Setup of red:
==> flow/design.v (excerpt) <==
module fir(
	input			clk_100k,
	input			rst_n,
	input 	signed [8:0]	samp_in,
	output 	signed [8:0]	fir_out	
);
For scale: roughly 5400 cells after synthesis, roughly 20 I/O pins.
Settings: LEC_CHECK=0, ABC_AREA=1, CAP_MARGIN=5, CORE_MARGIN=2, CORE_UTILIZATION=72, CTS_CLUSTER_DIAMETER=223, CTS_CLUSTER_SIZE=80, MAX_ROUTING_LAYER=met4, PLACE_DENSITY=0.35, SETUP_SLACK_MARGIN=2.63, SLEW_MARGIN=20, TNS_END_PERCENT=35; clock period 9.16 ns.
run.sh (not shown) runs the stock make flow with config.mk's settings and CLKGATE_MAP_FILE=.
Finished, but not clean: red, with negative setup slack.
Modified inputs, blue compared to red
- a change of CAP_MARGIN from 5 to 20
- a deleted TNS_END_PERCENT that had been 35
- a deleted SETUP_SLACK_MARGIN that had been 2.63
- a deleted CTS_CLUSTER_DIAMETER that had been 223
- a deleted MAX_ROUTING_LAYER that had been met4
- a deleted CTS_CLUSTER_SIZE that had been 80
- a deleted PLACE_DENSITY that had been 0.35
- a change of the clock period (ns, I/O delays scaled along) from 9.16 to 24.7
### Flow results
blue: flow completed, timing, DRC and antenna clean
Compared with red, blue ends up with a smaller final cell area.
The multi-input combinational area share number comes out lower for red vs blue.
| total via count after detailed routing | higher: red |
red → blue: sequential share of layout area has increased; via count of the first global-routing pass now smaller; area taken by flip-flops and latches ~0 delta.
### blue -> green
- ABC_AREA removed (was 1)
- SETUP_SLACK_MARGIN newly set to 3.02
- CORE_UTILIZATION changed from 72 to 66
- the clock period (ns, I/O delays scaled along) changed from 24.7 to 10.9
## What came out
- green ran in full, but the layout does not pass; the checks complain about negative setup slack.
- Fraction of met2 tracks used by global routing essentially unchanged between blue and green.
- | global-route usage over all layers | green vs blue | 0.54 points higher |
- [compare] base=blue new=green: total die area went up; fraction of synthesized area in multiplexers stayed essentially flat; sequential share of cell area saw a decrease; utilization went up; depth of the worst register-to-register path went up by 1.
- green: slack of the critical path 10.21 ns below blue
- Cmp green vs blue: cell count higher in green
- green reports a higher first-iteration DRC count than blue does.
Modified inputs, orange compared to green
- SETUP_SLACK_MARGIN now 3.56, was 3.02
- the clock period (ns, I/O delays scaled along) now 13.4, was 10.9
## What came out
Re data-path buffer share of cell area in the final layout: orange is 1.5 points down on green.
The final reports for orange and green show setup slack after layout higher in the former.
Compared with green, orange shows critical path depth that has gone down by a few percent.
The flow for orange finished, though final verification flagged negative setup slack.
--- input diff orange..purple ---
- putting CTS_CLUSTER_DIAMETER at 235 where nothing was set
- putting GPL_ROUTABILITY_DRIVEN at 0 where nothing was set
- swapping 66 for 40 in CORE_UTILIZATION
- clearing SETUP_SLACK_MARGIN, which used to be 3.56
- putting MAX_ROUTING_LAYER at met4 where nothing was set
- swapping 13.4 for 16.0 in the clock period (ns, I/O delays scaled along)
==> comparison <==
purple | stages: all done | timing, DRC, antenna: all pass. Total number of vias: purple better than orange. Lower sequential cell area among orange and purple: orange. purple vs. orange: cell area after placement dropped about 7%; flop share of the area rose by 0.59 points.

---

Setup of P:
fir again, from the RTL that the note above started with.
export LEC_CHECK = 0
export ABC_AREA = 1
export CAP_MARGIN = 40
export CORE_ASPECT_RATIO = 1.16
export CORE_MARGIN = 2
export CORE_UTILIZATION = 72
export CTS_CLUSTER_DIAMETER = 178
export CTS_CLUSTER_SIZE = 98
export SETUP_SLACK_MARGIN = 2.65
export SLEW_MARGIN = 20
export TNS_END_PERCENT = 5
create_clock -name core_clock -period 9.16 [get_ports {clk_100k}]
[flow] P | stages: complete | final checks: fail | reason: negative setup slack
Setup changes, P to Q
- a deleted CORE_ASPECT_RATIO that had been 1.16
- a deleted SETUP_SLACK_MARGIN that had been 2.65
- an added PLACE_DENSITY of 0.4
- a change of CAP_MARGIN from 40 to 15
- a deleted ABC_AREA that had been 1
- a change of CTS_CLUSTER_DIAMETER from 178 to 376
- a deleted TNS_END_PERCENT that had been 5
- a change of the clock period (ns, I/O delays scaled along) from 9.16 to 18.0
Notes after the runs:
STATUS run=P STAGES=ALL_DONE FINAL_CHECKS=FAILED CAUSE=negative setup slack
Q was carried through to the last stage, and its layout satisfied the timing, DRC and antenna checks.
Measured against each other, P and Q differ in signed area change from the synthesized netlist to the final layout, the lower figure coming from Q.
Start point of the critical path: samp[9][0] -> Q, samp[5][3] -> P
Q -> P: number of violations of the max-capacitance limit delta 0, exact match
Per the comparison of Q with P, distinct cell type count after synthesis up 39%, number of cells in the yosys synthesis report down 7.6%.
diff inputs: Q => R
- CTS_CLUSTER_SIZE no longer set, was 98
- CORE_UTILIZATION now 40, was 72
- PLACE_DENSITY no longer set, was 0.4
- CTS_CLUSTER_DIAMETER no longer set, was 376
- CAP_MARGIN now 20, was 15
- the clock period (ns, I/O delays scaled along) now 16.0, was 18.0
Notes after the runs:
Sequential cell count came out exactly the same in R and Q.
Diff Q -> R: area fraction in mux cells did not really move, vias after detailed routing shrank by 597, post-route worst hold slack decreased 32 ps.
Cell total in the yosys stat output came out exactly the same in R and Q.

---

== build 88 ==
fir again, from the RTL that the note above started with.
Settings: LEC_CHECK=0, CAP_MARGIN=0, CORE_MARGIN=5, CORE_UTILIZATION=65, CTS_CLUSTER_DIAMETER=238, CTS_CLUSTER_SIZE=99, HOLD_SLACK_MARGIN=0.24, PLACE_DENSITY=0.6, SETUP_SLACK_MARGIN=-0.2, SLEW_MARGIN=20; clock period 16.0 ns.
Input-level comparison between build 52 and build 88:
Settings: a change of CORE_UTILIZATION from 65 to 43; a deleted CTS_CLUSTER_SIZE that had been 99; a deleted SETUP_SLACK_MARGIN that had been -0.2; a change of CAP_MARGIN from 0 to 20; a deleted HOLD_SLACK_MARGIN that had been 0.24; a change of CORE_MARGIN from 5 to 2; a deleted PLACE_DENSITY that had been 0.6; a deleted CTS_CLUSTER_DIAMETER that had been 238; a change of the clock period (ns, I/O delays scaled along) from 16.0 to 15.8.
--- outcome ---
Against build 88, overall die width in build 52 rose by more than 10%. Build 52 and build 88 ended up with nearly the same routed wire length. Post-route worst hold slack is lower on build 52. In build 52, the number of antenna violations at the first check in global routing came out 2 below the value in build 88. Register-to-register slack for build 52 is lower than for build 88. Compared with build 88, build 52 shows pre-CTS setup slack lower by 0.035 ns.
[inputs] build 83 vs build 52
Settings: changing CORE_UTILIZATION from 43 to 40.
==> results <==
- On first-pass GRT wire length, build 52 tracks build 83 almost exactly.
- Build 83 completed every stage of the flow, and the final layout passed the timing, DRC and antenna checks.
- In the tables for build 83 and build 52, shortest clock period the worst path allows after layout reads higher with build 52.
- Post-place setup slack: build 83 lower than build 52
- There was hardly any difference in peak clock frequency supported by timing between build 52 and build 83.
- Vertical die size in build 83 is 3.6% above build 52.
- Max number of diodes added for antenna fixing across build 83 and build 52: build 83
- Diff build 52 -> build 83: number of filler instances in the final layout increased about 10%; met2 routing resource usage after global routing saw a decrease.

---

Setup of pepper:
Starting RTL as in the previous note.
export LEC_CHECK = 0
export CAP_MARGIN = 0
export CORE_MARGIN = 5
export CORE_UTILIZATION = 65
export CTS_CLUSTER_DIAMETER = 248
export CTS_CLUSTER_SIZE = 99
export HOLD_SLACK_MARGIN = 0.24
export PLACE_DENSITY = 0.6
export SETUP_SLACK_MARGIN = 0.42
export SLEW_MARGIN = 20
create_clock -name core_clock -period 16.0 [get_ports {clk_100k}]
The final layout from pepper, which completed every stage, passed the timing, DRC and antenna checks at the end of the flow.
### pepper -> indigo
Settings: swapping 0.42 for 0.85 in SETUP_SLACK_MARGIN; clearing PLACE_DENSITY, which used to be 0.6; clearing HOLD_SLACK_MARGIN, which used to be 0.24; swapping 0 for 35 in CAP_MARGIN; swapping 248 for 393 in CTS_CLUSTER_DIAMETER; swapping 65 for 40 in CORE_UTILIZATION.
==> results <==
The final layout from indigo, which completed every stage, passed the timing, DRC and antenna checks at the end of the flow.
Of indigo and pepper, it is indigo that has the lower core utilization.
Summary of indigo over pepper: share of the final layout cell area in sequential cells down 0.18 points; relative area change from synthesis to final layout has increased; first-iteration DRC count went down; final worst-path cycle share +0.17 points.
Measured against each other, pepper and indigo differ in number of cells on the critical path, the higher figure coming from indigo.
Clock buffer and inverter area fraction after layout: indigo vs pepper, no meaningful difference
indigo has less setup slack than pepper.
All-layer global routing usage was higher in the run labelled pepper.
Edits applied to the flow inputs when going from indigo to quartz:
Settings: MIN_ROUTING_LAYER newly set to met2; GPL_TIMING_DRIVEN newly set to 0; CTS_CLUSTER_SIZE removed (was 99); CORE_MARGIN changed from 5 to 2; CORE_UTILIZATION changed from 40 to 21; CAP_MARGIN changed from 35 to 30; CTS_CLUSTER_DIAMETER removed (was 393); SETUP_SLACK_MARGIN changed from 0.85 to 2.64.
Notes after the runs:
| quartz | all stages done | FAIL | negative setup slack |
Relative to indigo, the share of the final layout cell area in multi-input gates of quartz is lower by 2.3 points.
Sort quartz and indigo by sequential share of layout area, ascending, and quartz comes first.
quartz ends up with a buffer and inverter count on the worst path that is 2 lower than in indigo.
Cell count along the critical path for quartz is lower than for indigo.
Utilization indigo -> quartz: down
